$ cat flow/constraint.sdc
create_clock -name core_clock -period 6.35 [get_ports {clk}]
set_input_delay 1.2700 -clock core_clock [delete_from_list [all_inputs] [get_ports {clk}]]
set_output_delay 1.2700 -clock core_clock [all_outputs]
set_load 0.01 [all_outputs]
$ cat flow/config.mk
export PLATFORM = sky130hd
export DESIGN_NAME = mips
export DESIGN_NICKNAME = mips
export VERILOG_FILES = /design/flow/design.v
export SDC_FILE = /design/flow/constraint.sdc
export NUM_CORES = 4
export LEC_CHECK = 0
export ABC_AREA = 1
export CAP_MARGIN = 10
export CORE_ASPECT_RATIO = 1.18
export CORE_MARGIN = 2
export CORE_UTILIZATION = 48
export CTS_CLUSTER_SIZE = 27
export GPL_TIMING_DRIVEN = 0
export PLACE_DENSITY_LB_ADDON = 0.23
export SLEW_MARGIN = 20
$ cat flow/design.v
`timescale 1ns/1ps
module regfile(input             clk, 
               input             we, 
               input      [4:0]  ra1, ra2, wa, 
               input      [31:0] wd, 
               output reg [31:0] rd1, rd2);
	reg [31:0] R1;
	reg [31:0] R2;
	reg [31:0] R3;
	reg [31:0] R4;
	reg [31:0] R5;
	reg [31:0] R6;
	reg [31:0] R7;
	reg [31:0] R8;
	reg [31:0] R9;
	reg [31:0] R10;
	reg [31:0] R11;
	reg [31:0] R12;
	reg [31:0] R13;
	reg [31:0] R14;
	reg [31:0] R15;
	reg [31:0] R16;
	reg [31:0] R17;
	reg [31:0] R18;
	reg [31:0] R19;
	reg [31:0] R20;
	reg [31:0] R21;
	reg [31:0] R22;
	reg [31:0] R23;
	reg [31:0] R24;
	reg [31:0] R25;
	reg [31:0] R26;
	reg [31:0] R27;
	reg [31:0] R28;
	reg [31:0] R29;
	reg [31:0] R30;
	reg [31:0] R31;
	always @(posedge clk)
	begin
  	 if (we) 
	 begin
   		case (wa[4:0])
   		5'd0:   ;
   		5'd1:   R1  <= wd;
   		5'd2:   R2  <= wd;
   		5'd3:   R3  <= wd;
   		5'd4:   R4  <= wd;
   		5'd5:   R5  <= wd;
   		5'd6:   R6  <= wd;
   		5'd7:   R7  <= wd;
   		5'd8:   R8  <= wd;
   		5'd9:   R9  <= wd;
   		5'd10:  R10 <= wd;
   		5'd11:  R11 <= wd;
   		5'd12:  R12 <= wd;
   		5'd13:  R13 <= wd;
   		5'd14:  R14 <= wd;
   		5'd15:  R15 <= wd;
   		5'd16:  R16 <= wd;
   		5'd17:  R17 <= wd;
   		5'd18:  R18 <= wd;
   		5'd19:  R19 <= wd;
   		5'd20:  R20 <= wd;
   		5'd21:  R21 <= wd;
   		5'd22:  R22 <= wd;
   		5'd23:  R23 <= wd;
   		5'd24:  R24 <= wd;
   		5'd25:  R25 <= wd;
   		5'd26:  R26 <= wd;
   		5'd27:  R27 <= wd;
   		5'd28:  R28 <= wd;
   		5'd29:  R29 <= wd;
   		5'd30:  R30 <= wd;
   		5'd31:  R31 <= wd;
   		endcase
     end
	end
	always @(*)
	begin
		case (ra2[4:0])
		5'd0:   rd2 = 32'b0;
		5'd1:   rd2 = R1;
		5'd2:   rd2 = R2;
		5'd3:   rd2 = R3;
		5'd4:   rd2 = R4;
		5'd5:   rd2 = R5;
		5'd6:   rd2 = R6;
		5'd7:   rd2 = R7;
		5'd8:   rd2 = R8;
		5'd9:   rd2 = R9;
		5'd10:  rd2 = R10;
		5'd11:  rd2 = R11;
		5'd12:  rd2 = R12;
		5'd13:  rd2 = R13;
		5'd14:  rd2 = R14;
		5'd15:  rd2 = R15;
		5'd16:  rd2 = R16;
		5'd17:  rd2 = R17;
		5'd18:  rd2 = R18;
		5'd19:  rd2 = R19;
		5'd20:  rd2 = R20;
		5'd21:  rd2 = R21;
		5'd22:  rd2 = R22;
		5'd23:  rd2 = R23;
		5'd24:  rd2 = R24;
		5'd25:  rd2 = R25;
		5'd26:  rd2 = R26;
		5'd27:  rd2 = R27;
		5'd28:  rd2 = R28;
		5'd29:  rd2 = R29;
		5'd30:  rd2 = R30;
		5'd31:  rd2 = R31;
		endcase
	end
	always @(*)
	begin
		case (ra1[4:0])
		5'd0:   rd1 = 32'b0;
		5'd1:   rd1 = R1;
		5'd2:   rd1 = R2;
		5'd3:   rd1 = R3;
		5'd4:   rd1 = R4;
		5'd5:   rd1 = R5;
		5'd6:   rd1 = R6;
		5'd7:   rd1 = R7;
		5'd8:   rd1 = R8;
		5'd9:   rd1 = R9;
		5'd10:  rd1 = R10;
		5'd11:  rd1 = R11;
		5'd12:  rd1 = R12;
		5'd13:  rd1 = R13;
		5'd14:  rd1 = R14;
		5'd15:  rd1 = R15;
		5'd16:  rd1 = R16;
		5'd17:  rd1 = R17;
		5'd18:  rd1 = R18;
		5'd19:  rd1 = R19;
		5'd20:  rd1 = R20;
		5'd21:  rd1 = R21;
		5'd22:  rd1 = R22;
		5'd23:  rd1 = R23;
		5'd24:  rd1 = R24;
		5'd25:  rd1 = R25;
		5'd26:  rd1 = R26;
		5'd27:  rd1 = R27;
		5'd28:  rd1 = R28;
		5'd29:  rd1 = R29;
		5'd30:  rd1 = R30;
		5'd31:  rd1 = R31;
		endcase
	end
endmodule
module alu(input      [31:0] a, b, 
           input      [2:0]  alucont, 
           output reg [31:0] result,
           output            zero);
  wire [31:0] b2, sum, slt;
  assign b2 = alucont[2] ? ~b:b; 
  assign sum = a + b2 + alucont[2];
  assign slt = sum[31];
  always@(*)
    case(alucont[1:0])
      2'b00: result <= a & b;
      2'b01: result <= a | b;
      2'b10: result <= sum;
      2'b11: result <= slt;
    endcase
  assign zero = (result == 32'b0);
endmodule
module adder(input [31:0] a, b,
             output [31:0] y);
  assign y = a + b;
endmodule
module sl2(input  [31:0] a,
           output [31:0] y);
  assign y = {a[29:0], 2'b00};
endmodule
module sign_zero_ext(input      [15:0] a,
                     input             signext,
                     output reg [31:0] y);
   always @(*)
	begin
	   if (signext)  y <= {{16{a[15]}}, a[15:0]};
	   else          y <= {16'b0, a[15:0]};
	end
endmodule
module shift_left_16(input      [31:0] a,
		               input         shiftl16,
                     output reg [31:0] y);
   always @(*)
	begin
	   if (shiftl16) y = {a[15:0],16'b0};
	   else          y = a[31:0];
	end
endmodule
module flopr #(parameter WIDTH = 8)
              (input                  clk, reset,
               input      [WIDTH-1:0] d, 
               output reg [WIDTH-1:0] q);
  always @(posedge clk, posedge reset)
    if (reset) q <= 0;
    else       q <= d;
endmodule
module flopenr #(parameter WIDTH = 8)
                (input                  clk, reset,
                 input                  en,
                 input      [WIDTH-1:0] d, 
                 output reg [WIDTH-1:0] q);
  always @(posedge clk, posedge reset)
    if      (reset) q <= 0;
    else if (en)    q <= d;
endmodule
module mux2 #(parameter WIDTH = 8)
             (input  [WIDTH-1:0] d0, d1, 
              input              s, 
              output [WIDTH-1:0] y);
  assign y = s ? d1 : d0; 
endmodule
module mux4to1 #(parameter WIDTH = 8)
             (input  [WIDTH-1:0] d0, d1, d2, d3, 
              input        s0,
				  input  		s1,  
              output [WIDTH-1:0] y);
  assign y = s1 ? (s0 ? d3 : d2) : (s0 ? d1 : d0); 
endmodule
`timescale 1ns/1ps
module mips(input         clk, reset,
            output [31:0] pc,
            input  [31:0] instr,
            output        memwrite,
            output [31:0] memaddr,
            output [31:0] memwritedata,
            input  [31:0] memreaddata);
  wire        signext, shiftl16, memtoreg, branch;
  wire        pcsrc, zero;
  wire        alusrc, regdst, regwrite, jump;
  wire [2:0]  alucontrol;
  wire 		  stall;
  wire ID_EX_memtoreg;
  wire [4:0] ID_EX_rs, ID_EX_rt, IF_ID_rs, IF_ID_rt;
  wire EX_MEM_regwrite;   
  wire [1:0] ForwardC, ForwardD;
  wire ForwardA, ForwardB;
  wire [4:0] EX_MEM_writereg, MEM_WB_writereg;
  wire [31:0] IF_ID_instr;
  wire flush;
  controller c(
    .stall     (stall),
	 .flush     (flush),		 
    .clk       (clk),
	 .reset     (reset),		 
    .op         (IF_ID_instr[31:26]), 
		.funct      (IF_ID_instr[5:0]), 
		.zero       (zero),
		.signext    (signext),
		.shiftl16   (shiftl16),
		.MEM_WB_memtoreg   (memtoreg),
		.EX_MEM_memwrite   (memwrite),
		.pcsrc      (pcsrc),
		.ID_EX_alusrc     (alusrc),
		.ID_EX_regdst     (regdst),
		.MEM_WB_regwrite   (regwrite),
		.EX_MEM_regwrite   (EX_MEM_regwrite),
		.ID_EX_jump       (jump),
		.alucontrol (alucontrol),
		.ID_EX_memtoreg  (ID_EX_memtoreg)
		);
  datapath dp(
    .flush      (flush),    
    .stall      (stall),    
    .clk        (clk),
    .reset      (reset),
    .signext    (signext),
    .shiftl16   (shiftl16),
    .memtoreg   (memtoreg),
    .pcsrc      (pcsrc),
    .alusrc     (alusrc),
    .regdst     (regdst),
    .regwrite   (regwrite),
    .jump       (jump),
    .alucontrol (alucontrol),
    .EX_MEM_zero       (zero),   
    .pc         (pc),
    .instr      (instr),
    .EX_MEM_aluout     (memaddr), 
    .EX_MEM_writedata  (memwritedata),
    .readdata   (memreaddata),
	 .IF_ID_instr (IF_ID_instr),
	 .IF_ID_rs   (IF_ID_rs), 
	 .IF_ID_rt   (IF_ID_rt), 
	 .ID_EX_rt   (ID_EX_rt),
	 .ID_EX_rs   (ID_EX_rs),
	 .ForwardA   (ForwardA),
	 .ForwardB   (ForwardB),
	 .ForwardC   (ForwardC),
	 .ForwardD   (ForwardD),
	 .EX_MEM_writereg (EX_MEM_writereg), 
	 .MEM_WB_writereg (MEM_WB_writereg));
	hazard_detection hz (
	.reset      (reset),
	.stall      (stall),
	.ID_EX_memtoreg  (ID_EX_memtoreg),
	.IF_ID_rs   (IF_ID_rs), 
	.IF_ID_rt   (IF_ID_rt), 
	.ID_EX_rt   (ID_EX_rt),
	.flush      (flush),
	.jump       (jump),
	.pcsrc      (pcsrc));
	forwarding_unit fwd (
	.EX_MEM_regwrite  (EX_MEM_regwrite),
	.MEM_WB_regwrite  (regwrite),
	.IF_ID_rs         (IF_ID_rs),
	.IF_ID_rt         (IF_ID_rt),
	.ID_EX_rs         (ID_EX_rs),
	.ID_EX_rt         (ID_EX_rt),
	.EX_MEM_writereg  (EX_MEM_writereg),
	.MEM_WB_writereg  (MEM_WB_writereg),
	.ForwardA         (ForwardA),
	.ForwardB         (ForwardB),
	.ForwardC         (ForwardC),
	.ForwardD         (ForwardD));
endmodule
module forwarding_unit (
						input            EX_MEM_regwrite, MEM_WB_regwrite,
                  input      [4:0] IF_ID_rs, IF_ID_rt, ID_EX_rs, ID_EX_rt, EX_MEM_writereg, MEM_WB_writereg,
                  output reg [1:0] ForwardC, ForwardD,
						output reg ForwardA, ForwardB);
  always @(*) 
  begin
    if (MEM_WB_regwrite & MEM_WB_writereg == IF_ID_rs) 
		ForwardA = 1'b1;
    else 
		ForwardA = 1'b0;
    if (MEM_WB_regwrite & MEM_WB_writereg == IF_ID_rt) 
		ForwardB = 1'b1;
    else 
		ForwardB = 1'b0;
    if (EX_MEM_regwrite & EX_MEM_writereg == ID_EX_rs) 
		ForwardC[1:0] = 2'b01;
    else if (MEM_WB_regwrite & MEM_WB_writereg == ID_EX_rs) 
		ForwardC[1:0] = 2'b10;
    else 
		ForwardC[1:0] = 2'b00;
    if (EX_MEM_regwrite & EX_MEM_writereg == ID_EX_rt) 
		ForwardD[1:0] = 2'b01;
    else if (MEM_WB_regwrite & MEM_WB_writereg == ID_EX_rt) 
		ForwardD[1:0] = 2'b10;
    else 
		ForwardD[1:0] = 2'b00;
  end
endmodule
module hazard_detection (
								input reset,
								input ID_EX_memtoreg,   
								input [4:0] ID_EX_rt,  IF_ID_rs, IF_ID_rt,
								input pcsrc, jump,
								output reg stall, 
								output reg flush
								);
  always @(*) begin
  if (reset == 1)
   stall = 1'b0;
  else if ((ID_EX_memtoreg==1) & (IF_ID_rs == ID_EX_rt))
	stall = 1'b1;
  else if ((ID_EX_memtoreg==1) & (IF_ID_rt == ID_EX_rt))
	stall = 1'b1;
  else 
	stall = 1'b0;
  end
  always @(*) begin
  if (reset == 1)
   flush = 1'b0;
  if (pcsrc | jump)
   flush = 1'b1;
  else
	flush = 1'b0;
  end
endmodule
module controller(  
						input clk, reset, stall, flush,     
						input  [5:0] op, funct,
                  input        zero,
                  output       signext,
                  output       shiftl16,
                  output       MEM_WB_memtoreg, EX_MEM_memwrite,
                  output       pcsrc, ID_EX_alusrc,
                  output       ID_EX_regdst, MEM_WB_regwrite,
                  output       ID_EX_jump,
                  output [2:0] alucontrol,
						output ID_EX_memtoreg,
						output EX_MEM_regwrite
						);
  wire [1:0] aluop;
  wire       branch;
  wire [1:0] hz_aluop;
  wire hz_memtoreg, hz_memwrite, hz_branch, hz_alusrc, hz_regdst, hz_regwrite, hz_jump;
  wire ID_EX_memwrite, ID_EX_branch, ID_EX_regwrite;   
  wire [5:0] ID_EX_funct;
  wire [1:0] ID_EX_aluop;
  wire EX_MEM_memtoreg, EX_MEM_branch;  
  mux2 #(9) hazard (
    .d0 ({memtoreg, memwrite, branch, alusrc, regdst, regwrite, aluop, jump}),
    .d1 (9'b0),
    .s  (stall | flush),
    .y  ({hz_memtoreg, hz_memwrite, hz_branch, hz_alusrc, hz_regdst, hz_regwrite, hz_aluop, hz_jump}));
  flopr #(15) ID_EX (
    .clk (clk),
    .reset (reset),
    .d  ({hz_memtoreg, hz_memwrite, hz_branch, hz_alusrc, hz_regdst, hz_regwrite, hz_aluop, funct, hz_jump}),
    .q  ({ID_EX_memtoreg, ID_EX_memwrite, ID_EX_branch, ID_EX_alusrc, ID_EX_regdst, ID_EX_regwrite, ID_EX_aluop, ID_EX_funct, ID_EX_jump}));
  flopr #(4) EX_MEM (
    .clk (clk),
	 .reset (reset),
	 .d  ({ID_EX_memtoreg, ID_EX_memwrite, ID_EX_branch, ID_EX_regwrite}),
	 .q  ({EX_MEM_memtoreg, EX_MEM_memwrite, EX_MEM_branch, EX_MEM_regwrite}));
  flopr #(2) MEM_WB (
    .clk (clk),
	 .reset (reset),
	 .d  ({EX_MEM_regwrite, EX_MEM_memtoreg}),
	 .q  ({MEM_WB_regwrite, MEM_WB_memtoreg}));
  maindec md(
    .op       (op),
	 .funct	  (funct),    
    .signext  (signext),
    .shiftl16 (shiftl16),
    .memtoreg (memtoreg),
    .memwrite (memwrite),
    .branch   (branch),
    .alusrc   (alusrc),
    .regdst   (regdst),
    .regwrite (regwrite),
    .jump     (jump),
    .aluop    (aluop));
  aludec ad( 
    .op         (op),
    .funct      (ID_EX_funct),
    .aluop      (ID_EX_aluop), 
    .alucontrol (alucontrol));
  assign pcsrc = op[0] ? (EX_MEM_branch & ~zero) : (EX_MEM_branch & zero);  
endmodule
module maindec(input  [5:0] op, funct,   
               output       signext,
               output       shiftl16,
               output       memtoreg, memwrite,
               output       branch, alusrc,
               output       regdst, regwrite,
               output       jump,
               output [1:0] aluop);
  reg [10:0] controls;
  assign {signext, shiftl16, regwrite, regdst, alusrc, branch, memwrite,
          memtoreg, jump, aluop} = controls;
  always @(*)
    case(op)
      6'b000000:
		if (funct == 6'b001000)
			controls <= 11'b00000000100; 
      else if(funct == 6'b000000)
			controls <= 11'b00000000000;  
		else
			controls <= 11'b00110000011;  
      6'b100011: controls <= 11'b10101001000;  
      6'b101011: controls <= 11'b10001010000;  
      6'b000100: controls <= 11'b10000100001;  
		6'b000101: controls <= 11'b10000100001;  
      6'b001000, 
      6'b001001: controls <= 11'b10101000000;  
      6'b001101: controls <= 11'b00101000010;  
      6'b001111: controls <= 11'b01101000000;  
      6'b000010: controls <= 11'b00000000100;  
		6'b000011: controls <= 11'b00100000100;  
		6'b001010: controls <= 11'b10101000011;  
      default:   controls <= 11'b00000000000;  
    endcase
endmodule
module aludec(input      [5:0] funct,
              input      [1:0] aluop,
              output reg [2:0] alucontrol,
				  input      [5:0] op);
  always @(*)
    case(aluop)
      2'b00: alucontrol <= 3'b010;   
      2'b01: alucontrol <= 3'b110;   
      2'b10: alucontrol <= 3'b001;   
		default: case(op)
			 6'b001010: alucontrol <= 3'b111;  
      default: case(funct)           
          6'b100000,
          6'b100001: alucontrol <= 3'b010;  
          6'b100010,
          6'b100011: alucontrol <= 3'b110;  
          6'b100100: alucontrol <= 3'b000;  
          6'b100101: alucontrol <= 3'b001;  
			 6'b101010: alucontrol <= 3'b111;  
          6'b101011: alucontrol <= 3'b111;  
          default:   alucontrol <= 3'b010;  
        endcase
    endcase
    endcase
endmodule
module datapath(input         clk, reset,
                input         signext,
                input         shiftl16,
                input         memtoreg, pcsrc,
                input         alusrc, regdst,
                input         regwrite, jump,
                input  [2:0]  alucontrol,
                output        EX_MEM_zero,
                output [31:0] pc,
                input  [31:0] instr,
                output [31:0] EX_MEM_aluout, EX_MEM_writedata,
                input  [31:0] readdata,
					 output [4:0] IF_ID_rs, IF_ID_rt, ID_EX_rs, ID_EX_rt,
					 input stall, flush,
					 input ForwardA, ForwardB,
					 input [1:0] ForwardC, ForwardD,
					 output [4:0] EX_MEM_writereg, MEM_WB_writereg,
					 output [31:0] IF_ID_instr);
  wire [4:0]  writereg, wa_mux_result;
  wire [31:0] pcnext, pcnextbr, pcplus4, pcbranch;
  wire [31:0] signimm, signimmsh, shiftedimm;
  wire [31:0] srca, srcb;
  wire [31:0] result, jr_pc_result, wd_mux_result;
  wire        shift;
  wire [4:0] ra1_mux_result;
  wire [31:0] MEM_WB_readdata ,MEM_WB_aluout;  
  wire [31:0] aluout;  
  wire [31:0] ID_EX_pcplus4_out;
  wire [31:0] ID_EX_srca, ID_EX_writedata, ID_EX_shiftedimm;
  wire [31:0] IF_ID_pcplus4_out;
  wire [31:0] fwd_srca, fwd_writedata;
  wire [31:0] fwd_srca2, fwd_writedata2;
  wire [4:0]  IF_ID_rd, ID_EX_rd;
  wire [31:0] writedata;
  wire [31:0] pcnext_flush;
  assign IF_ID_rs = IF_ID_instr[25:21];
  assign IF_ID_rt = IF_ID_instr[20:16];
  assign IF_ID_rd = IF_ID_instr[15:11];
  flopenr #(32) pcreg(
    .clk   (clk),
    .reset (reset),
	 .en    (~stall),
    .d     (pcnext_flush),
    .q     (pc));
  adder pcadd1(
    .a (pc),
    .b (32'b100),
    .y (pcplus4));
  sl2 immsh(
    .a (signimm),
    .y (signimmsh));
  adder pcadd2(
    .a (ID_EX_pcplus4_out),
    .b (signimmsh),
    .y (pcbranch));
  mux2 #(32) pcbrmux(
    .d0  (pcplus4),
    .d1  (pcbranch),
    .s   (pcsrc),
    .y   (pcnextbr));
  mux2 #(32) pcmux(
    .d0   (pcnextbr),
    .d1   (jr_pc_result),   
    .s    (~IF_ID_instr[31] & ~IF_ID_instr[30] & ~IF_ID_instr[29] & ~IF_ID_instr[28] & ~IF_ID_instr[27] & ~IF_ID_instr[26] & ~IF_ID_instr[0] & ~IF_ID_instr[1] & ~IF_ID_instr[2] & IF_ID_instr[3] & ~IF_ID_instr[4] & ~IF_ID_instr[5]),
    .y    (pcnext));
   mux2 #(32) pcmux_flush(   
    .d0   (pcplus4),
    .d1   (pcnext),
    .s    (flush),
    .y    (pcnext_flush));
  regfile rf(
    .clk     (clk),
    .we      (regwrite),
    .ra1     (IF_ID_instr[25:21]),
    .ra2     (ra1_mux_result),
    .wa      (wa_mux_result),
    .wd      (wd_mux_result),
    .rd1     (srca),
    .rd2     (writedata));
  mux2 #(5) wrmux(
    .d0  (ID_EX_rt),
    .d1  (ID_EX_rd),
    .s   (regdst),
    .y   (writereg));
  mux2 #(32) resmux(
    .d0 (MEM_WB_aluout),
    .d1 (MEM_WB_readdata),
    .s  (memtoreg),
    .y  (result));
  sign_zero_ext sze(
    .a       (IF_ID_instr[15:0]),
    .signext (signext),
    .y       (signimm[31:0]));
  shift_left_16 sl16(
    .a         (signimm[31:0]),
    .shiftl16  (shiftl16),
    .y         (shiftedimm[31:0]));
  mux2 #(32) srcbmux(
    .d0 (fwd_writedata2),
    .d1 (ID_EX_shiftedimm[31:0]),
    .s  (alusrc),
    .y  (srcb));
  alu alu(
    .a       (fwd_srca2),
    .b       (srcb),
    .alucont (alucontrol),
    .result  (aluout),
    .zero    (zero));
	 mux2 #(32) wd_mux(
    .d0 (result),
    .d1 (IF_ID_pcplus4_out),
    .s  (jump),
    .y  (wd_mux_result));  
	 mux2 #(5) wa_mux(
    .d0 (MEM_WB_writereg),
    .d1 (5'b11111),
    .s  (jump),
    .y  (wa_mux_result));   
	 mux2 #(5) ra1_mux(
    .d0 (IF_ID_instr[20:16]),
    .d1 (5'b11111),
    .s  (~IF_ID_instr[31] & ~IF_ID_instr[30] & ~IF_ID_instr[29] & ~IF_ID_instr[28] & ~IF_ID_instr[27] & ~IF_ID_instr[26] & ~IF_ID_instr[0] & ~IF_ID_instr[1] & ~IF_ID_instr[2] & IF_ID_instr[3] & ~IF_ID_instr[4] & ~IF_ID_instr[5]),  
    .y  (ra1_mux_result));   
	 mux2 #(32) jr_pc_mux(
    .d0 ({pcplus4[31:28], IF_ID_instr[25:0], 2'b00}),
    .d1 (writedata),
    .s  (~IF_ID_instr[31] & ~IF_ID_instr[30] & ~IF_ID_instr[29] & ~IF_ID_instr[28] & ~IF_ID_instr[27] & ~IF_ID_instr[26] & ~IF_ID_instr[0] & ~IF_ID_instr[1] & ~IF_ID_instr[2] & IF_ID_instr[3] & ~IF_ID_instr[4] & ~IF_ID_instr[5]),
    .y  (jr_pc_result));   
	 flopenr #(32) IF_ID(
    .clk   (clk),
    .reset (reset),
    .en    (~stall),
    .d     (flush ? 32'b0 : {instr}),
    .q     ({IF_ID_instr}));
	 flopenr #(32) IF_ID_pcplus4 (   
	 .clk   (clk), 
	 .reset (reset),
	 .en    (~stall),
	 .d     (pcplus4),
	 .q     (IF_ID_pcplus4_out));
	 flopr #(111) ID_EX(    
    .clk   (clk),
    .reset (reset),
    .d     ({fwd_srca, fwd_writedata, shiftedimm, IF_ID_rs, IF_ID_rt, IF_ID_rd}),
    .q     ({ID_EX_srca, ID_EX_writedata, ID_EX_shiftedimm, ID_EX_rs, ID_EX_rt, ID_EX_rd}));
	 flopr #(32) ID_EX_pcplus4 (
	 .clk   (clk), 
	 .reset (reset),
	 .d     (IF_ID_pcplus4_out),
	 .q     (ID_EX_pcplus4_out));
	 flopr #(70) EX_MEM(    
    .clk   (clk),
    .reset (reset),
    .d     ({aluout, fwd_writedata2, writereg, zero}),   
    .q     ({EX_MEM_aluout, EX_MEM_writedata, EX_MEM_writereg, EX_MEM_zero}));
	 flopr #(69) MEM_WB(
    .clk   (clk),
    .reset (reset),
    .d     ({readdata, EX_MEM_aluout, EX_MEM_writereg}),
    .q     ({MEM_WB_readdata, MEM_WB_aluout, MEM_WB_writereg}));
	 mux2 #(32) fwd_before_srca(
    .d0 (srca),
    .d1 (result),
    .s  (ForwardA),
    .y  (fwd_srca));
	 mux2 #(32) fwd_before_writedata(
    .d0 (writedata),
    .d1 (result),
    .s  (ForwardB),
    .y  (fwd_writedata));
	 mux4to1 #(32) fwd_after_srca(
    .d0 (ID_EX_srca),
    .d1 (EX_MEM_aluout),
    .d2 (result),
    .d3 (32'b0),
    .s0 (ForwardC[0]),
	 .s1 (ForwardC[1]),
    .y  (fwd_srca2));
	 mux4to1 #(32) fwd_after_writedata(
    .d0 (ID_EX_writedata),
    .d1 (EX_MEM_aluout),
    .d2 (result),
    .d3 (32'b0),
    .s0 (ForwardD[0]),
	 .s1 (ForwardD[1]),
    .y  (fwd_writedata2));
endmodule
$ cat flow/run.sh
#!/bin/bash
# the make line also repeats each setting of config.mk as NAME=value (left out here)
make -C /OpenROAD-flow-scripts/flow DESIGN_CONFIG=/design/flow/config.mk WORK_HOME=/design/flow/orfs CLKGATE_MAP_FILE= finish
==> impl_metrics.env, run 1 <==
# source this file to load flow results
export IMPL_crit_cells=15
export IMPL_crit_path_end="dp.pcreg.q[3]$_DFFE_PP0N_"
export IMPL_tns_ns=-0.0155
export IMPL_xor_share_pct=0.984
export IMPL_syn_nets=6536
export IMPL_crit_fanout=10
export IMPL_hp_start="c.ID_EX.q[13]$_DFF_PP0_"
export IMPL_io_pin_count=163
export IMPL_synthFlopType="edfxtp_1"
export IMPL_powerComb_w=0.00861
export IMPL_end_kind="flop"
export IMPL_so_faults="negative setup slack"
export IMPL_wl_per_cell_um=37.9
export IMPL_switching_power_w=0.0108
export IMPL_drt_iter0_markers=9898
export IMPL_initCoreUtil_pct=48.4
export IMPL_crit_start="dp.IF_ID.q[1]$_DFFE_PP0N_"
export IMPL_die_size_x_um=343
export IMPL_viasPerCell=6.63
export IMPL_hp_class="flop to flop"
export IMPL_simple_gate_area_share_pct=15.0
export IMPL_core_area_sq_um=134000
export IMPL_hold_viol_final=0
export IMPL_start_kind="flop"
export IMPL_r2r_slack_ns=-0.02
export IMPL_leakage_nw=30.7
export IMPL_final_core_util_pct=57.8
export IMPL_fin_crit_sh_pct=100
export IMPL_rows=146
export IMPL_slew_headroom_pct=12.4
export IMPL_port_buffers=162
export IMPL_crit_family="simple AND/OR/NAND/NOR gates"
export IMPL_edf_count=992
export IMPL_ys_chip_area_sq_um=65000
export IMPL_path_cells="inv_1 -> nand3_1 -> inv_1 -> nand3b_4 -> buf_2 -> o21ai_2 -> nand3_1 -> buf_2 -> o22ai_1 -> a221oi_1 -> nand2_1 -> nor2_1 -> nand4_1 -> o21ai_1 -> nand3_1"
export IMPL_hpwl_um=252000
export IMPL_fin_skew_ns=0.0326
export IMPL_cts_hold_buffers=0
export IMPL_pg_clk_w=0.00888
export IMPL_drt_wl_total_um=332000
export IMPL_ant_nets=0
export IMPL_gr_total_overflow=0
export IMPL_power_w=0.0298
export IMPL_track_usage_pct=47.6
export IMPL_htreeDepth=4
export IMPL_clkPwrFrac_pct=29.8
export IMPL_ys_ff=1391
export IMPL_p_seq_share_pct=41.3
export IMPL_yosys_area_share_adder_pct=1.26
export IMPL_async_flop_share_pct=28.7
export IMPL_root_buffer="clkbuf_16"
export IMPL_p_sw_share_pct=36.3
export IMPL_synthMuxAreaShare_pct=0.431
export IMPL_slowest_stage="nand4_1"
export IMPL_outcome="finished with violations"
export IMPL_tightest_slew_ns=1.30
export IMPL_r2r_cells=15
export IMPL_grt_pass1_vias=54000
export IMPL_yosysTopAreaCell="edfxtp_1"
export IMPL_setup_violations=1
export IMPL_timing_final_crit_period_ns=6.37
export IMPL_p_per_area_nw_per_um2=384
export IMPL_hold_end="c.EX_MEM.q[2]$_DFF_PP0_"
export IMPL_grt_max_degree=36
export IMPL_grt_pass1_wl_um=445000
export IMPL_rsz0062_at_grt="false"
export IMPL_firstDrtPassIters=8
export IMPL_syn_to_final_growth_pct=19.3
export IMPL_yosysWarnings=23
export IMPL_numCtsBuffers=145
export IMPL_critical_path_class="flop to flop"
export IMPL_top_cells_by_area="edfxtp_1 46%, dfrtp_1 15%, nand2_1 8.1%, inv_1 4.6%, o21ai_0 3.5%"
export IMPL_common_cells="1400 x nand2_1, 992 x edfxtp_1, 793 x inv_1"
export IMPL_slowest_delay_ns=1.06
export IMPL_die_h_um=404
export IMPL_power_group_top="sequential cells"
export IMPL_cts_buffer_depth=3
export IMPL_synth_seq_share_pct=61.2
export IMPL_power_internal_w=0.0190
export IMPL_whs_path_depth=0
export IMPL_syn_area_sq_um=65000
export IMPL_pre_cts_slack_ns=-0.470
export IMPL_maxCapViolCount=0
export IMPL_drc=0
export IMPL_finalWorstSetupSlack_ns=-0.0155
export IMPL_yosys_area_top_type_share_pct=45.8
export IMPL_critPathArrivalTime_ns=7.05
export IMPL_chip_area_sq_um=138000
export IMPL_cp_data_required_time_ns=7.03
export IMPL_synth_cells=6406
export IMPL_clock_sinks=1391
export IMPL_clk_pin_slew_ns=0.06
export IMPL_gp_congestion=1.06
export IMPL_combPwrFrac_pct=28.9
export IMPL_yosysUniqueCellTypes=68
export IMPL_crit_reg2reg_launch="dp.IF_ID.q[1]$_DFFE_PP0N_"
export IMPL_ys_cells=6406
export IMPL_maxSlewViolCount=0
export IMPL_top_logic_kind="simple AND/OR/NAND/NOR gates"
export IMPL_synthAoiAreaFrac_pct=14.4
export IMPL_avgSynthCellArea_sq_um=10.1
export IMPL_r2r_end="dp.pcreg.q[3]$_DFFE_PP0N_"
export IMPL_antenna_found_initial=29
export IMPL_clock_fmax_mhz=157
export IMPL_yosysMostFrequentCell="nand2_1"
export IMPL_route_vias_total=58200
export IMPL_fin_nets=6994
export IMPL_worst_path_buf_inv=4
export IMPL_clk_latency_ns=0.83
export IMPL_irDropWorstVdd_mv=0.305
export IMPL_sequentialPower_w=0.0123
export IMPL_tool_warnings=31
export IMPL_crit_top_cell="nand3_1"
export IMPL_cts_tree="yes"
==> through the flow <==
step	cell area, sq um	cells	hold slack (ns)
global placement	68900	8344	0.332
CTS	77300	8744	0.338
detailed placement	72400	8481	0.337
global route	77500	8760	0.338
finish	77600	8774	0.340
floorplan	65100	6406	0.331
==> final cells by class <==
| cell class | count | area, sq um |
|---|---|---|
| fill | 11500 | 56700 |
| sequential | 1391 | 39800 |
| multi-input combinational | 3910 | 22000 |
| timing repair buffer | 311 | 4250 |
| clock buffer | 179 | 3950 |
| inverter | 840 | 3160 |
| tap | 1776 | 2220 |
| buffer | 265 | 1260 |
| clock inverter | 83 | 908 |
| antenna | 19 | 47.5 |
==> timing repair <==
action	in CTS	in global routing
endpoints found under the setup margin	1	1
setup buffers	1	9
pin swaps	0	0
resized	10	17
==> routing by layer <==
| layer | routed length [um] | up-vias | track usage (%) | part of all wire [%] |
|---|---|---|---|---|
| met5 | 118 | - | 0 | 0.036 |
| met1 | 112000 | 28300 | 57.0 | 34 |
| met2 | 142000 | 4931 | 70.1 | 43 |
| met4 | 35800 | 16 | 40.9 | 11 |
| met3 | 42100 | 1276 | 13.8 | 13 |
| li1 | - | 23700 | - | - |
==> run 2, diff against run 1 <==
Settings changed: ABC_AREA 1 to not set, CAP_MARGIN 10 to 20, CORE_ASPECT_RATIO 1.18 to not set, CORE_UTILIZATION 48 to 40, CTS_CLUSTER_SIZE 27 to not set, GPL_TIMING_DRIVEN 0 to not set, PLACE_DENSITY set to 0.6, PLACE_DENSITY_LB_ADDON 0.23 to not set, SETUP_SLACK_MARGIN set to -0.62.
Clock period 6.35 ns to 6.57 ns, I/O delays scaled along.
==> impl_metrics.env, run 2 <==
# source this file to load flow results
export IMPL_outcome="no timing/DRC/antenna violations"
export IMPL_numCtsBuffers=150
export IMPL_top_logic_kind="AND-OR/OR-AND gates"
export IMPL_crit_path_end="dp.EX_MEM.q[0]$_DFF_PP0_"
export IMPL_firstDrtPassIters=10
export IMPL_syn_nets=4949
export IMPL_setup_violations=0
export IMPL_synth_seq_share_pct=64.1
export IMPL_gr_total_overflow=0
export IMPL_top_cells_by_area="edfxtp_1 48%, dfrtp_1 16%, a22oi_1 6.0%, a221oi_1 3.0%, a22o_1 2.9%"
export IMPL_die_h_um=398
export IMPL_hold_viol_final=0
export IMPL_design_area_sq_um=72800
export IMPL_clkPwrFrac_pct=34.4
export IMPL_synthAoiAreaFrac_pct=18.8
export IMPL_whs_path_depth=0
export IMPL_rows=144
export IMPL_sequentialPower_w=0.0114
export IMPL_yosysUniqueCellTypes=89
export IMPL_irDropWorstVdd_mv=0.323
export IMPL_syn_area_sq_um=62100
export IMPL_maxCapViolCount=0
export IMPL_ys_cells=4819
export IMPL_ys_ff=1391
export IMPL_grt_pass1_vias=49000
export IMPL_drt_iter0_markers=10600
export IMPL_crit_family="AND-OR/OR-AND gates"
export IMPL_hpwl_um=183000
export IMPL_htreeDepth=4
export IMPL_crit_cells=21
export IMPL_slew_headroom_pct=13.4
export IMPL_critPathArrivalTime_ns=6.92
export IMPL_antenna_found_initial=21
export IMPL_chip_area_sq_um=158000
export IMPL_switching_power_w=0.00771
export IMPL_slowest_stage="a211o_2"
export IMPL_syn_to_final_growth_pct=17.2
export IMPL_yosys_area_share_adder_pct=1.46
export IMPL_power_group_top="sequential cells"
export IMPL_hp_start="c.ID_EX.q[13]$_DFF_PP0_"
export IMPL_tool_warnings=40
export IMPL_cts_buffer_depth=3
export IMPL_io_pin_count=163
export IMPL_ant_nets=0
export IMPL_grt_pass1_wl_um=401000
export IMPL_clock_fmax_mhz=161
export IMPL_tightest_slew_ns=1.30
export IMPL_cts_tree="yes"
export IMPL_final_core_util_pct=47.2
export IMPL_fin_nets=5165
export IMPL_timing_final_crit_period_ns=6.20
export IMPL_synth_cells=4819
export IMPL_yosysTopAreaCell="edfxtp_1"
export IMPL_xor_share_pct=2.05
export IMPL_die_size_x_um=398
export IMPL_hold_ws_ns=0.345
export IMPL_hp_class="flop to flop"
export IMPL_end_kind="flop"
export IMPL_core_area_sq_um=154000
export IMPL_cts_resized=0
export IMPL_r2r_cells=21
export IMPL_async_flop_share_pct=28.7
export IMPL_rsz0062_at_grt="false"
export IMPL_port_buffers=162
export IMPL_pg_clk_w=0.00855
export IMPL_postCtsSetupBuffers=0
export IMPL_powerComb_w=0.00488
export IMPL_initCoreUtil_pct=40.3
export IMPL_gp_congestion=0.999
export IMPL_crit_reg2reg_launch="dp.MEM_WB.q[4]$_DFF_PP0_"
export IMPL_cp_data_required_time_ns=7.29
export IMPL_p_sw_share_pct=31.0
export IMPL_ys_chip_area_sq_um=62100
export IMPL_edf_count=992
export IMPL_hold_end="c.EX_MEM.q[2]$_DFF_PP0_"
export IMPL_crit_start="dp.MEM_WB.q[4]$_DFF_PP0_"
export IMPL_avgSynthCellArea_sq_um=12.9
export IMPL_combPwrFrac_pct=19.6
export IMPL_p_seq_share_pct=46.0
export IMPL_fin_skew_ns=0.0692
export IMPL_power_internal_w=0.0172
export IMPL_track_usage_pct=36.7
export IMPL_viasPerCell=7.22
export IMPL_clk_pin_slew_ns=0.06
export IMPL_r2r_slack_ns=0.37
export IMPL_yosysMostFrequentCell="edfxtp_1"
export IMPL_grt_max_degree=155
export IMPL_maxSlewViolCount=0
export IMPL_cts_hold_buffers=0
export IMPL_clk_latency_ns=0.84
export IMPL_yosysWarnings=23
export IMPL_r2r_end="dp.EX_MEM.q[0]$_DFF_PP0_"
export IMPL_start_kind="flop"
export IMPL_drc=0
export IMPL_crit_fanout=27
export IMPL_p_per_area_nw_per_um2=342
export IMPL_common_cells="992 x edfxtp_1, 496 x a22oi_1, 399 x dfrtp_1"
export IMPL_root_buffer="clkbuf_16"
export IMPL_crit_top_cell="a21oi_1"
export IMPL_power_w=0.0249
export IMPL_route_vias_total=52100
export IMPL_slowest_delay_ns=0.62
export IMPL_fin_crit_sh_pct=94.3
export IMPL_drt_wl_total_um=298000
export IMPL_synthMuxAreaShare_pct=2.48
export IMPL_filler_cell_count=13600
export IMPL_critical_path_class="flop to flop"
export IMPL_yosys_area_top_type_share_pct=48.0
export IMPL_synthFlopType="edfxtp_1"
export IMPL_simple_gate_area_share_pct=8.50
export IMPL_wl_per_cell_um=41.3
export IMPL_clock_sinks=1391
export IMPL_place_area_sq_um=67700
export IMPL_leakage_nw=25.5
export IMPL_worst_path_buf_inv=0
export IMPL_tns_ns=0
export IMPL_path_cells="xnor2_1 -> nand4_1 -> a211o_2 -> and3_1 -> a21oi_1 -> mux2i_1 -> xor2_1 -> ha_1 -> a21oi_1 -> a21oi_1 -> o21ai_0 -> nand4b_1 -> a32oi_1 -> o211ai_1 -> a21o_1 -> a21oi_1 -> mux2i_1 -> o32a_1 -> or4_1 -> nor3_1 -> o211a_1"
==> run 2: per-stage QoR <==
step / setup WS (ns) / cells
4_1_cts: 0.469 / 7200
2_1_floorplan: -2.27 / 4819
3_3_place_gp: 0.656 / 6923
5_1_grt: 0.0702 / 7209
3_5_place_dp: 0.511 / 6925
6_report: 0.372 / 7224
==> run 2: layout make-up <==
| class | count | area (sq um) | area share (%) |
|---|---|---|---|
| Clock inverter | 83 | 912 | 1.25 |
| Antenna cell | 22 | 55.1 | 0.0756 |
| Inverter | 66 | 251 | 0.346 |
| Timing Repair Buffer | 410 | 3620 | 4.98 |
| Sequential cell | 1391 | 39800 | 54.7 |
| Tap cell | 2044 | 2560 | 3.51 |
| Clock buffer | 192 | 3990 | 5.48 |
| Multi-Input combinational cell | 3016 | 21600 | 29.7 |
==> run 2: per-layer routing <==
| metal | global-route usage [%] | vias to the layer above | part of all wire (%) |
|---|---|---|---|
| li1 | - | 19800 | - |
| met1 | 45.0 | 25400 | 34 |
| met2 | 51.4 | 5400 | 40 |
| met3 | 15.8 | 1513 | 16 |
| met4 | 26.3 | 17 | 9.3 |
| met5 | 0.454 | - | 0.071 |
==> run 3, diff against run 2 <==
Settings changed: SETUP_SLACK_MARGIN -0.62 to not set.
==> impl_metrics.env, run 3 <==
# source this file to load flow results
export IMPL_cts_tree="yes"
export IMPL_slowest_stage="a211o_2"
export IMPL_postCtsSetupBuffers=0
export IMPL_slew_headroom_pct=13.4
export IMPL_crit_path_end="dp.EX_MEM.q[0]$_DFF_PP0_"
export IMPL_fin_crit_sh_pct=94.3
export IMPL_viasPerCell=7.22
export IMPL_gp_congestion=0.999
export IMPL_crit_fanout=27
export IMPL_ant_nets=0
export IMPL_grt_pass1_wl_um=401000
export IMPL_clk_pin_slew_ns=0.06
export IMPL_drt_wl_total_um=298000
export IMPL_flop_area_sq_um=39800
export IMPL_hpwl_um=183000
export IMPL_cts_hold_buffers=0
export IMPL_worst_path_buf_inv=0
export IMPL_crit_start="dp.MEM_WB.q[4]$_DFF_PP0_"
export IMPL_crit_family="AND-OR/OR-AND gates"
export IMPL_r2r_cells=21
export IMPL_grt_max_degree=155
export IMPL_syn_to_final_growth_pct=17.2
export IMPL_crit_reg2reg_launch="dp.MEM_WB.q[4]$_DFF_PP0_"
export IMPL_tns_ns=0
export IMPL_hp_start="c.ID_EX.q[13]$_DFF_PP0_"
export IMPL_antenna_found_initial=21
export IMPL_maxSlewViolCount=0
export IMPL_drt_iter0_markers=10600
export IMPL_pg_clk_w=0.00855
export IMPL_wl_per_cell_um=41.3
export IMPL_drc=0
export IMPL_dpl_cell_count=6925
export IMPL_htreeDepth=4
export IMPL_critPathArrivalTime_ns=6.92
export IMPL_edf_count=992
export IMPL_setup_violations=0
export IMPL_p_seq_share_pct=46.0
export IMPL_path_cells="xnor2_1 -> nand4_1 -> a211o_2 -> and3_1 -> a21oi_1 -> mux2i_1 -> xor2_1 -> ha_1 -> a21oi_1 -> a21oi_1 -> o21ai_0 -> nand4b_1 -> a32oi_1 -> o211ai_1 -> a21o_1 -> a21oi_1 -> mux2i_1 -> o32a_1 -> or4_1 -> nor3_1 -> o211a_1"
export IMPL_powerComb_w=0.00488
export IMPL_yosysUniqueCellTypes=89
export IMPL_final_cells=7224
export IMPL_p_sw_share_pct=31.0
export IMPL_io_pin_count=163
export IMPL_die_size_x_um=398
export IMPL_r2r_slack_ns=0.37
export IMPL_initCoreUtil_pct=40.3
export IMPL_synthFlopType="edfxtp_1"
export IMPL_rsz0062_at_grt="false"
export IMPL_combPwrFrac_pct=19.6
export IMPL_core_area_sq_um=154000
export IMPL_clkPwrFrac_pct=34.4
export IMPL_top_logic_kind="AND-OR/OR-AND gates"
export IMPL_tightest_slew_ns=1.30
export IMPL_synth_cells=4819
export IMPL_simple_gate_area_share_pct=8.50
export IMPL_numCtsBuffers=150
export IMPL_yosys_area_share_adder_pct=1.46
export IMPL_die_h_um=398
export IMPL_cp_data_required_time_ns=7.29
export IMPL_start_kind="flop"
export IMPL_cts_resized=0
export IMPL_syn_area_sq_um=62100
export IMPL_syn_nets=4949
export IMPL_gr_total_overflow=0
export IMPL_ys_ff=1391
export IMPL_finalWorstSetupSlack_ns=0.372
export IMPL_ys_chip_area_sq_um=62100
export IMPL_slowest_delay_ns=0.62
export IMPL_r2r_end="dp.EX_MEM.q[0]$_DFF_PP0_"
export IMPL_switching_power_w=0.00771
export IMPL_clock_fmax_mhz=161
export IMPL_fin_skew_ns=0.0692
export IMPL_hold_end="c.EX_MEM.q[2]$_DFF_PP0_"
export IMPL_track_usage_pct=36.7
export IMPL_chip_area_sq_um=158000
export IMPL_clk_latency_ns=0.84
export IMPL_power_group_top="sequential cells"
export IMPL_critical_path_class="flop to flop"
export IMPL_common_cells="992 x edfxtp_1, 496 x a22oi_1, 399 x dfrtp_1"
export IMPL_fin_nets=5165
export IMPL_irDropWorstVdd_mv=0.323
export IMPL_p_per_area_nw_per_um2=342
export IMPL_clock_sinks=1391
export IMPL_leakage_nw=25.5
export IMPL_whs_path_depth=0
export IMPL_yosysWarnings=23
export IMPL_top_cells_by_area="edfxtp_1 48%, dfrtp_1 16%, a22oi_1 6.0%, a221oi_1 3.0%, a22o_1 2.9%"
export IMPL_xor_share_pct=2.05
export IMPL_rows=144
export IMPL_avgSynthCellArea_sq_um=12.9
export IMPL_sequentialPower_w=0.0114
export IMPL_yosysTopAreaCell="edfxtp_1"
export IMPL_firstDrtPassIters=10
export IMPL_ys_cells=4819
export IMPL_tool_warnings=40
export IMPL_route_vias_total=52100
export IMPL_pre_cts_slack_ns=0.511
export IMPL_hold_viol_final=0
export IMPL_crit_top_cell="a21oi_1"
export IMPL_yosys_area_top_type_share_pct=48.0
export IMPL_synth_seq_share_pct=64.1
export IMPL_hp_class="flop to flop"
export IMPL_crit_cells=21
export IMPL_timing_final_crit_period_ns=6.20
export IMPL_root_buffer="clkbuf_16"
export IMPL_power_internal_w=0.0172
export IMPL_outcome="no timing/DRC/antenna violations"
export IMPL_cts_buffer_depth=3
export IMPL_end_kind="flop"
export IMPL_comb_area_sq_um=21600
export IMPL_yosysMostFrequentCell="edfxtp_1"
export IMPL_grt_pass1_vias=49000
export IMPL_async_flop_share_pct=28.7
export IMPL_port_buffers=162
export IMPL_filler_cell_count=13600
export IMPL_maxCapViolCount=0
export IMPL_synthMuxAreaShare_pct=2.48
export IMPL_synthAoiAreaFrac_pct=18.8
-- run 3: layout make-up --
cell class	instances	area share, %
repair buffers	410	4.98
clock inverters	83	1.25
multi-input cells	3016	29.7
flip-flops and latches	1391	54.7
well taps	2044	3.51
clock buffers	192	5.48
diodes	22	0.0756
inverters	66	0.346
-- run 3: through the flow --
step                hold WS (ns)  util, %  power (W)  area, sq um
floorplan                  0.331        -     0.0137        62300
global placement           0.334     44.0     0.0162        67700
detailed placement         0.336     44.0     0.0162        67700
CTS                        0.349     47.2     0.0246        72600
global route               0.356     47.2     0.0254        72700
finish                     0.345     47.2     0.0249        72800
-- run 3: routing by layer --
layer  wire (um)  share of wire (%)  GRT usage, %
met1      102000                 34          45.0
met2      120000                 40          51.4
met3       48900                 16          15.8
met4       27700                9.3          26.3
met5         213              0.071         0.454
==> run 4, diff against run 3 <==
Settings changed: CAP_MARGIN 20 to 35, CELL_PAD_IN_SITES_GLOBAL_PLACEMENT set to 0, CORE_UTILIZATION 40 to 70, CTS_CLUSTER_SIZE set to 39, GPL_TIMING_DRIVEN set to 1, MAX_ROUTING_LAYER set to met4, PLACE_DENSITY 0.6 to not set, SETUP_SLACK_MARGIN set to 1.24.
Clock period 6.57 ns to 4.72 ns, I/O delays scaled along.
==> impl_metrics.env, run 4 <==
# implementation run metrics
export IMPL_ys_cells=4819
export IMPL_yosys_area_top_type_share_pct=48.0
export IMPL_die_size_x_um=302
export IMPL_chip_area_sq_um=91100
export IMPL_yosysWarnings=23
export IMPL_numCtsBuffers=137
export IMPL_yosysUniqueCellTypes=89
export IMPL_synth_cells=4819
export IMPL_htreeDepth=4
export IMPL_initCoreUtil_pct=70.5
export IMPL_stop_error="[ERROR GRT-0116] Global routing finished with congestion. Check the congestion regions in the DRC Viewer."
export IMPL_cts_hold_buffers=0
export IMPL_yosysTopAreaCell="edfxtp_1"
export IMPL_track_usage_pct=80.9
export IMPL_simple_gate_area_share_pct=8.50
export IMPL_ys_chip_area_sq_um=62100
export IMPL_die_h_um=302
export IMPL_core_area_sq_um=88100
export IMPL_synth_seq_share_pct=64.1
export IMPL_io_pin_count=163
export IMPL_synthFlopType="edfxtp_1"
export IMPL_synthMuxAreaShare_pct=2.48
export IMPL_xor_share_pct=2.05
export IMPL_ys_ff=1391
export IMPL_syn_area_sq_um=62100
export IMPL_top_cells_by_area="edfxtp_1 48%, dfrtp_1 16%, a22oi_1 6.0%, a221oi_1 3.0%, a22o_1 2.9%"
export IMPL_yosysMostFrequentCell="edfxtp_1"
export IMPL_port_buffers=162
export IMPL_syn_nets=4949
export IMPL_root_buffer="clkbuf_16"
export IMPL_outcome="stopped before the end"
export IMPL_hpwl_um=182000
export IMPL_clock_sinks=1391
export IMPL_common_cells="992 x edfxtp_1, 496 x a22oi_1, 399 x dfrtp_1"
export IMPL_avgSynthCellArea_sq_um=12.9
export IMPL_place_area_sq_um=70100
export IMPL_cts_buffer_depth=3
export IMPL_yosys_area_share_adder_pct=1.46
export IMPL_dpl_cell_count=6399
export IMPL_rows=109
export IMPL_async_flop_share_pct=28.7
export IMPL_top_logic_kind="AND-OR/OR-AND gates"
export IMPL_stop_stage="5_1_grt"
export IMPL_gp_congestion=1.13
export IMPL_synthAoiAreaFrac_pct=18.8
export IMPL_gr_total_overflow=2
export IMPL_edf_count=992
-- run 4: repair_timing --
item	4_1_cts
resized	449
pin swaps	222
endpoints found under the hold margin	0
buffers inserted	310
endpoints found under the setup margin	96
cloned	9
-- run 4: routing by layer --
metal / overflow / track usage (%)
met4: 1 / 75.7
met5: - / -
met2: 1 / 92.7
met3: 0 / 68.0
met1: 0 / 81.3
-- run 4: through the flow --
stage	setup slack, ns	hold slack, ns	power, W	TNS [ns]
floorplan	-3.75	0.331	0.0192	-1021.47
global placement	-0.625	0.337	0.0234	-1.42
detailed placement	-0.736	0.340	0.0235	-1.88
CTS	-0.410	0.349	0.0353	-1.45
==> run 5, diff against run 4 <==
Settings changed: CELL_PAD_IN_SITES_DETAIL_PLACEMENT set to 0, CELL_PAD_IN_SITES_GLOBAL_PLACEMENT 0 to 3, CORE_MARGIN 2 to 6, CORE_UTILIZATION 70 to 37, CTS_CLUSTER_DIAMETER set to 248, CTS_CLUSTER_SIZE 39 to 12, GPL_TIMING_DRIVEN 1 to 0, MIN_ROUTING_LAYER set to met2, PLACE_DENSITY_LB_ADDON set to 0.16, SETUP_SLACK_MARGIN 1.24 to 0.13.
==> impl_metrics.env, run 5 <==
# implementation run metrics
export IMPL_outcome="stopped before the end"
export IMPL_stop_stage="5_1_grt"
export IMPL_stop_error="[ERROR GRT-0116] Global routing finished with congestion. Check the congestion regions in the DRC Viewer."
export IMPL_track_usage_pct=83.9
export IMPL_synthMuxAreaShare_pct=2.48
export IMPL_numCtsBuffers=133
export IMPL_syn_area_sq_um=62100
export IMPL_die_h_um=422
export IMPL_yosysWarnings=23
export IMPL_edf_count=992
export IMPL_async_flop_share_pct=28.7
export IMPL_avgSynthCellArea_sq_um=12.9
export IMPL_hpwl_um=316000
export IMPL_synth_cells=4819
export IMPL_top_cells_by_area="edfxtp_1 48%, dfrtp_1 16%, a22oi_1 6.0%, a221oi_1 3.0%, a22o_1 2.9%"
export IMPL_cts_buffer_depth=3
export IMPL_yosysTopAreaCell="edfxtp_1"
export IMPL_root_buffer="clkbuf_16"
export IMPL_core_area_sq_um=166000
export IMPL_xor_share_pct=2.05
export IMPL_yosysUniqueCellTypes=89
export IMPL_yosysMostFrequentCell="edfxtp_1"
export IMPL_yosys_area_share_adder_pct=1.46
export IMPL_htreeDepth=4
export IMPL_initCoreUtil_pct=37.5
export IMPL_gp_congestion=1.23
export IMPL_port_buffers=162
export IMPL_die_size_x_um=422
export IMPL_syn_nets=4949
export IMPL_chip_area_sq_um=178000
export IMPL_rows=149
export IMPL_common_cells="992 x edfxtp_1, 496 x a22oi_1, 399 x dfrtp_1"
export IMPL_clock_sinks=1391
export IMPL_yosys_area_top_type_share_pct=48.0
export IMPL_synthFlopType="edfxtp_1"
export IMPL_ys_chip_area_sq_um=62100
export IMPL_gr_total_overflow=2253
export IMPL_pre_cts_slack_ns=-3.25
export IMPL_dpl_cell_count=7513
export IMPL_ys_cells=4819
export IMPL_simple_gate_area_share_pct=8.50
export IMPL_io_pin_count=163
export IMPL_top_logic_kind="AND-OR/OR-AND gates"
export IMPL_synthAoiAreaFrac_pct=18.8
export IMPL_synth_seq_share_pct=64.1
export IMPL_ys_ff=1391
[run 5: per-stage QoR]
step                hold slack [ns]  area (sq um)  setup TNS (ns)
floorplan                     0.331         62400        -1021.45
global placement              0.336         66700        -5798.78
detailed placement            0.336         74600         -115.61
CTS                           0.351         80300           -3.94
[run 5: what timing repair did]
action                                  CTS
endpoints found under the setup margin  101
setup buffers                            73
hold buffers                              0
gates resized                           367
endpoints found under the hold margin     0
pin swaps                                66
cloned                                    0
[run 5: routing by layer]
layer / overflow / GRT usage [%]
met1: - / -
met2: 379 / 86.9
met3: 1687 / 90.7
met4: 187 / 67.1
met5: - / -
==> run 6, diff against run 5 <==
Settings changed: CAP_MARGIN 35 to 15, CELL_PAD_IN_SITES_DETAIL_PLACEMENT 0 to 1, CORE_ASPECT_RATIO set to 1.19, CORE_MARGIN 6 to 2, CORE_UTILIZATION 37 to 29, CTS_CLUSTER_DIAMETER 248 to not set, CTS_CLUSTER_SIZE 12 to not set, GPL_TIMING_DRIVEN 0 to 1, MAX_ROUTING_LAYER met4 to not set, MIN_ROUTING_LAYER met2 to not set, PLACE_DENSITY_LB_ADDON 0.16 to 0.28, SETUP_SLACK_MARGIN 0.13 to not set.
Clock period 4.72 ns to 4.25 ns, I/O delays scaled along.
==> impl_metrics.env, run 6 <==
# source this file to load flow results
export IMPL_critPathArrivalTime_ns=6.05
export IMPL_r2r_slack_ns=-1.03
export IMPL_slew_headroom_pct=10.8
export IMPL_common_cells="992 x edfxtp_1, 496 x a22oi_1, 399 x dfrtp_1"
export IMPL_firstDrtPassIters=8
export IMPL_clock_sinks=1391
export IMPL_gr_total_overflow=0
export IMPL_hp_class="flop to flop"
export IMPL_synth_seq_share_pct=64.1
export IMPL_crit_family="AND-OR/OR-AND gates"
export IMPL_tns_ns=-5.83
export IMPL_clkPwrFrac_pct=33.2
export IMPL_yosys_area_share_adder_pct=1.46
export IMPL_io_pin_count=163
export IMPL_timing_final_crit_period_ns=5.28
export IMPL_edf_count=992
export IMPL_irDropWorstVdd_mv=0.367
export IMPL_rows=185
export IMPL_hold_end="c.EX_MEM.q[2]$_DFF_PP0_"
export IMPL_cts_tree="yes"
export IMPL_final_core_util_pct=37.9
export IMPL_maxSlewViolCount=0
export IMPL_sequentialPower_w=0.0175
export IMPL_clock_fmax_mhz=189
export IMPL_die_h_um=509
export IMPL_clk_latency_ns=0.85
export IMPL_setup_violations=18
export IMPL_r2r_cells=25
export IMPL_synthFlopType="edfxtp_1"
export IMPL_grt_pass1_wl_um=484000
export IMPL_worst_path_buf_inv=4
export IMPL_yosysTopAreaCell="edfxtp_1"
export IMPL_clk_pin_slew_ns=0.07
export IMPL_start_kind="flop"
export IMPL_p_seq_share_pct=41.6
export IMPL_crit_path_end="dp.EX_MEM.q[0]$_DFF_PP0_"
export IMPL_leakage_nw=29.1
export IMPL_combPwrFrac_pct=25.2
export IMPL_gp_congestion=0.948
export IMPL_fin_crit_sh_pct=124
export IMPL_syn_area_sq_um=62100
export IMPL_powerComb_w=0.0106
export IMPL_die_size_x_um=428
export IMPL_hold_viol_final=0
export IMPL_fin_skew_ns=0.0417
export IMPL_tightest_slew_ns=1.33
export IMPL_syn_to_final_growth_pct=30.2
export IMPL_numCtsBuffers=147
export IMPL_avgSynthCellArea_sq_um=12.9
export IMPL_yosys_area_top_type_share_pct=48.0
export IMPL_syn_nets=4949
export IMPL_grt_max_degree=160
export IMPL_fin_nets=5783
export IMPL_grt_pass1_vias=54000
export IMPL_synthMuxAreaShare_pct=2.48
export IMPL_wl_per_cell_um=42.3
export IMPL_rsz0062_at_grt="true"
export IMPL_synth_cells=4819
export IMPL_ys_cells=4819
export IMPL_switching_power_w=0.0134
export IMPL_yosysWarnings=23
export IMPL_drc=0
export IMPL_xor_share_pct=2.05
export IMPL_htreeDepth=4
export IMPL_chip_area_sq_um=218000
export IMPL_finalWorstSetupSlack_ns=-1.03
export IMPL_async_flop_share_pct=28.7
export IMPL_synthAoiAreaFrac_pct=18.8
export IMPL_top_logic_kind="AND-OR/OR-AND gates"
export IMPL_crit_reg2reg_launch="dp.ID_EX.q[9]$_DFF_PP0_"
export IMPL_cp_data_required_time_ns=5.02
export IMPL_ant_nets=0
export IMPL_pg_clk_w=0.0140
export IMPL_drt_iter0_markers=7523
export IMPL_crit_start="dp.ID_EX.q[9]$_DFF_PP0_"
export IMPL_antenna_found_initial=24
export IMPL_initCoreUtil_pct=29.1
export IMPL_r2r_end="dp.EX_MEM.q[0]$_DFF_PP0_"
export IMPL_slowest_stage="dfrtp_1"
export IMPL_track_usage_pct=32.6
export IMPL_yosysMostFrequentCell="edfxtp_1"
export IMPL_hp_start="c.ID_EX.q[13]$_DFF_PP0_"
export IMPL_route_vias_total=53800
export IMPL_cts_buffer_depth=3
export IMPL_p_sw_share_pct=31.8
export IMPL_port_buffers=162
export IMPL_maxCapViolCount=0
export IMPL_root_buffer="clkbuf_16"
export IMPL_outcome="finished with violations"
export IMPL_power_internal_w=0.0287
export IMPL_ys_chip_area_sq_um=62100
export IMPL_crit_fanout=5
export IMPL_end_kind="flop"
export IMPL_slowest_delay_ns=0.42
export IMPL_whs_path_depth=0
export IMPL_power_group_top="sequential cells"
export IMPL_drt_wl_total_um=364000
export IMPL_hpwl_um=245000
export IMPL_simple_gate_area_share_pct=8.50
export IMPL_core_area_sq_um=213000
export IMPL_hold_ws_ns=0.362
export IMPL_top_cells_by_area="edfxtp_1 48%, dfrtp_1 16%, a22oi_1 6.0%, a221oi_1 3.0%, a22o_1 2.9%"
export IMPL_critical_path_class="flop to flop"
export IMPL_viasPerCell=6.25
export IMPL_tool_warnings=38
export IMPL_ys_ff=1391
export IMPL_yosysUniqueCellTypes=89
export IMPL_p_per_area_nw_per_um2=522
export IMPL_so_faults="negative setup slack"
export IMPL_crit_cells=25
## run 6: per-layer routing
metal / part of all wire [%] / vias up / global-route usage (%) / routed length, um
met5: 0.032 / - / 0 / 118
met1: 36 / 27800 / 38.0 / 131000
li1: - / 21000 / - / -
met4: 9.3 / 14 / 24.6 / 33900
met2: 46 / 3751 / 52.5 / 166000
met3: 9.1 / 1234 / 7.28 / 33000
## run 6: repair_timing
item                       CTS  global route
setup endpoints to repair   41            40
setup buffers               47            32
resized                     89           117
pin swaps                   42            45
gates cloned                 0             3
hold buffers                 0             0
## run 6: area by class of cell
class | instances | area [sq um]
repair buffers | 1031 | 9580
diodes | 26 | 65.1
well taps | 2805 | 3510
clock inverters | 85 | 1140
flip-flops and latches | 1391 | 39800
clock buffers | 185 | 3950
inverters | 66 | 251
multi-input cells | 3016 | 22500
fillers | 22400 | 132000
## run 6: through the flow
step | std cells | setup WS, ns | area, sq um | total power (W)
after floorplan | 4819 | -4.13 | 62400 | 0.0213
after global placement | 8233 | -1.23 | 74100 | 0.0274
after detailed placement | 8233 | -1.32 | 74100 | 0.0276
after CTS | 8550 | -1.02 | 79900 | 0.0417
after global routing | 8597 | -1.23 | 80800 | 0.0432
final | 8605 | -1.03 | 80800 | 0.0422
==> run 7, diff against run 6 <==
Settings changed: CAP_MARGIN 15 to 20, CELL_PAD_IN_SITES_DETAIL_PLACEMENT 1 to not set, CELL_PAD_IN_SITES_GLOBAL_PLACEMENT 3 to not set, CORE_ASPECT_RATIO 1.19 to not set, CORE_MARGIN 2 to 4, CORE_UTILIZATION 29 to 23, GPL_TIMING_DRIVEN 1 to 0, MAX_ROUTING_LAYER set to met4, PLACE_DENSITY set to 0.73, PLACE_DENSITY_LB_ADDON 0.28 to not set, TNS_END_PERCENT set to 95.
Clock period 4.25 ns to 7.0 ns, I/O delays scaled along.
==> impl_metrics.env, run 7 <==
# source this file to load flow results
export IMPL_yosys_area_top_type_share_pct=48.0
export IMPL_top_cells_by_area="edfxtp_1 48%, dfrtp_1 16%, a22oi_1 6.0%, a221oi_1 3.0%, a22o_1 2.9%"
export IMPL_ys_chip_area_sq_um=62100
export IMPL_drt_iter0_markers=12700
export IMPL_crit_start="dp.IF_ID.q[0]$_DFFE_PP0N_"
export IMPL_tool_warnings=34
export IMPL_end_kind="flop"
export IMPL_rows=190
export IMPL_common_cells="992 x edfxtp_1, 496 x a22oi_1, 399 x dfrtp_1"
export IMPL_power_group_top="sequential cells"
export IMPL_wl_per_cell_um=44.9
export IMPL_synth_seq_share_pct=64.1
export IMPL_synth_cells=4819
export IMPL_ys_ff=1391
export IMPL_fin_crit_sh_pct=102
export IMPL_route_vias_total=59000
export IMPL_place_area_sq_um=75600
export IMPL_die_h_um=528
export IMPL_start_kind="flop"
export IMPL_core_area_sq_um=268000
export IMPL_p_seq_share_pct=43.1
export IMPL_firstDrtPassIters=11
export IMPL_yosysMostFrequentCell="edfxtp_1"
export IMPL_avgSynthCellArea_sq_um=12.9
export IMPL_numCtsBuffers=150
export IMPL_grt_pass1_vias=52700
export IMPL_r2r_end="dp.pcreg.q[21]$_DFFE_PP0N_"
export IMPL_hpwl_um=305000
export IMPL_cp_data_required_time_ns=7.66
export IMPL_switching_power_w=0.00824
export IMPL_maxSlewViolCount=0
export IMPL_outcome="finished with violations"
export IMPL_antenna_found_initial=70
export IMPL_crit_cells=14
export IMPL_combPwrFrac_pct=22.5
export IMPL_async_flop_share_pct=28.7
export IMPL_design_area_sq_um=81300
export IMPL_io_pin_count=163
export IMPL_clock_sinks=1391
export IMPL_viasPerCell=6.39
export IMPL_critical_path_class="flop to flop"
export IMPL_finalWorstSetupSlack_ns=-0.126
export IMPL_crit_family="simple AND/OR/NAND/NOR gates"
export IMPL_syn_to_final_growth_pct=31.0
export IMPL_root_buffer="clkbuf_16"
export IMPL_synthFlopType="edfxtp_1"
export IMPL_synthAoiAreaFrac_pct=18.8
export IMPL_synthMuxAreaShare_pct=2.48
export IMPL_final_cells=9230
export IMPL_fin_nets=5553
export IMPL_htreeDepth=4
export IMPL_ant_nets=0
export IMPL_clkPwrFrac_pct=34.5
export IMPL_p_per_area_nw_per_um2=308
export IMPL_leakage_nw=28.3
export IMPL_yosysTopAreaCell="edfxtp_1"
export IMPL_hp_class="flop to flop"
export IMPL_yosysUniqueCellTypes=89
export IMPL_crit_path_end="dp.pcreg.q[21]$_DFFE_PP0N_"
export IMPL_crit_fanout=11
export IMPL_hp_start="c.ID_EX.q[13]$_DFF_PP0_"
export IMPL_final_core_util_pct=30.3
export IMPL_edf_count=992
export IMPL_r2r_slack_ns=-0.13
export IMPL_yosys_area_share_adder_pct=1.46
export IMPL_clock_fmax_mhz=140
export IMPL_clk_pin_slew_ns=0.07
export IMPL_die_size_x_um=528
export IMPL_syn_nets=4949
export IMPL_worst_path_buf_inv=3
export IMPL_cts_buffer_depth=3
export IMPL_fin_skew_ns=0.0617
export IMPL_maxCapViolCount=0
export IMPL_pg_clk_w=0.00862
export IMPL_clk_latency_ns=0.85
export IMPL_gp_congestion=1.08
export IMPL_top_logic_kind="AND-OR/OR-AND gates"
export IMPL_slew_headroom_pct=5.57
export IMPL_path_cells="or4_1 -> nor2_1 -> nand3_1 -> nand3b_1 -> nor2_1 -> clkbuf_2 -> clkbuf_2 -> buf_16 -> a22oi_1 -> nand4_1 -> nor3_1 -> nand4_1 -> o21ai_0 -> a21oi_1"
export IMPL_drt_wl_total_um=414000
export IMPL_port_buffers=162
export IMPL_powerComb_w=0.00561
export IMPL_gr_total_overflow=0
export IMPL_tns_ns=-0.289
export IMPL_simple_gate_area_share_pct=8.50
export IMPL_hold_end="c.EX_MEM.q[2]$_DFF_PP0_"
export IMPL_crit_reg2reg_launch="dp.IF_ID.q[0]$_DFFE_PP0N_"
export IMPL_irDropWorstVdd_mv=0.270
export IMPL_sequentialPower_w=0.0108
export IMPL_critPathArrivalTime_ns=7.79
export IMPL_timing_final_crit_period_ns=7.13
export IMPL_xor_share_pct=2.05
export IMPL_setup_violations=4
export IMPL_rsz0062_at_grt="true"
export IMPL_r2r_cells=14
export IMPL_grt_pass1_wl_um=528000
export IMPL_track_usage_pct=29.4
export IMPL_tightest_slew_ns=1.41
export IMPL_syn_area_sq_um=62100
export IMPL_so_faults="negative setup slack"
export IMPL_hold_viol_final=0
export IMPL_initCoreUtil_pct=23.1
export IMPL_whs_path_depth=0
export IMPL_grt_max_degree=37
export IMPL_slowest_delay_ns=0.83
export IMPL_dpl_cell_count=8822
export IMPL_drc=0
export IMPL_cts_tree="yes"
export IMPL_chip_area_sq_um=278000
export IMPL_yosysWarnings=23
export IMPL_slowest_stage="nand3_1"
export IMPL_power_internal_w=0.0168
export IMPL_p_sw_share_pct=33.0
export IMPL_ys_cells=4819
run 7: what timing repair did:
item                                    4_1_cts  5_1_grt
pin swaps                                     0        2
endpoints found under the hold margin         0        0
cloned                                        0        0
endpoints found under the setup margin        3        5
gates resized                                32       25
buffers inserted                              0        2
hold buffers                                  0        0
run 7: metrics by stage:
stage               hold slack, ns  power, W  setup WS (ns)
floorplan                    0.331    0.0129          -1.93
global placement             0.334    0.0156          -6.87
detailed placement           0.335    0.0161         -0.946
CTS                          0.351    0.0246        0.00910
global route                 0.354    0.0254        -0.0746
finish                       0.343    0.0250         -0.126
run 7: layer usage:
| metal | routed length, um | track usage, % |
|---|---|---|
| met4 | 40700 | 21.2 |
| met2 | 158000 | 37.8 |
| met3 | 71200 | 16.5 |
| met5 | 0 | - |
| met1 | 145000 | 33.6 |
run 7: final cells by class:
type	count	area, sq um
diodes	129	323
clock buffers	190	4090
well taps	3552	4440
plain buffers	343	1690
clock inverters	88	1060
multi-input cells	3016	21700
flip-flops and latches	1391	39800
inverters	66	251
fillers	26600	187000
repair buffers	455	7970
Power is estimated from default activity; no workload was simulated.
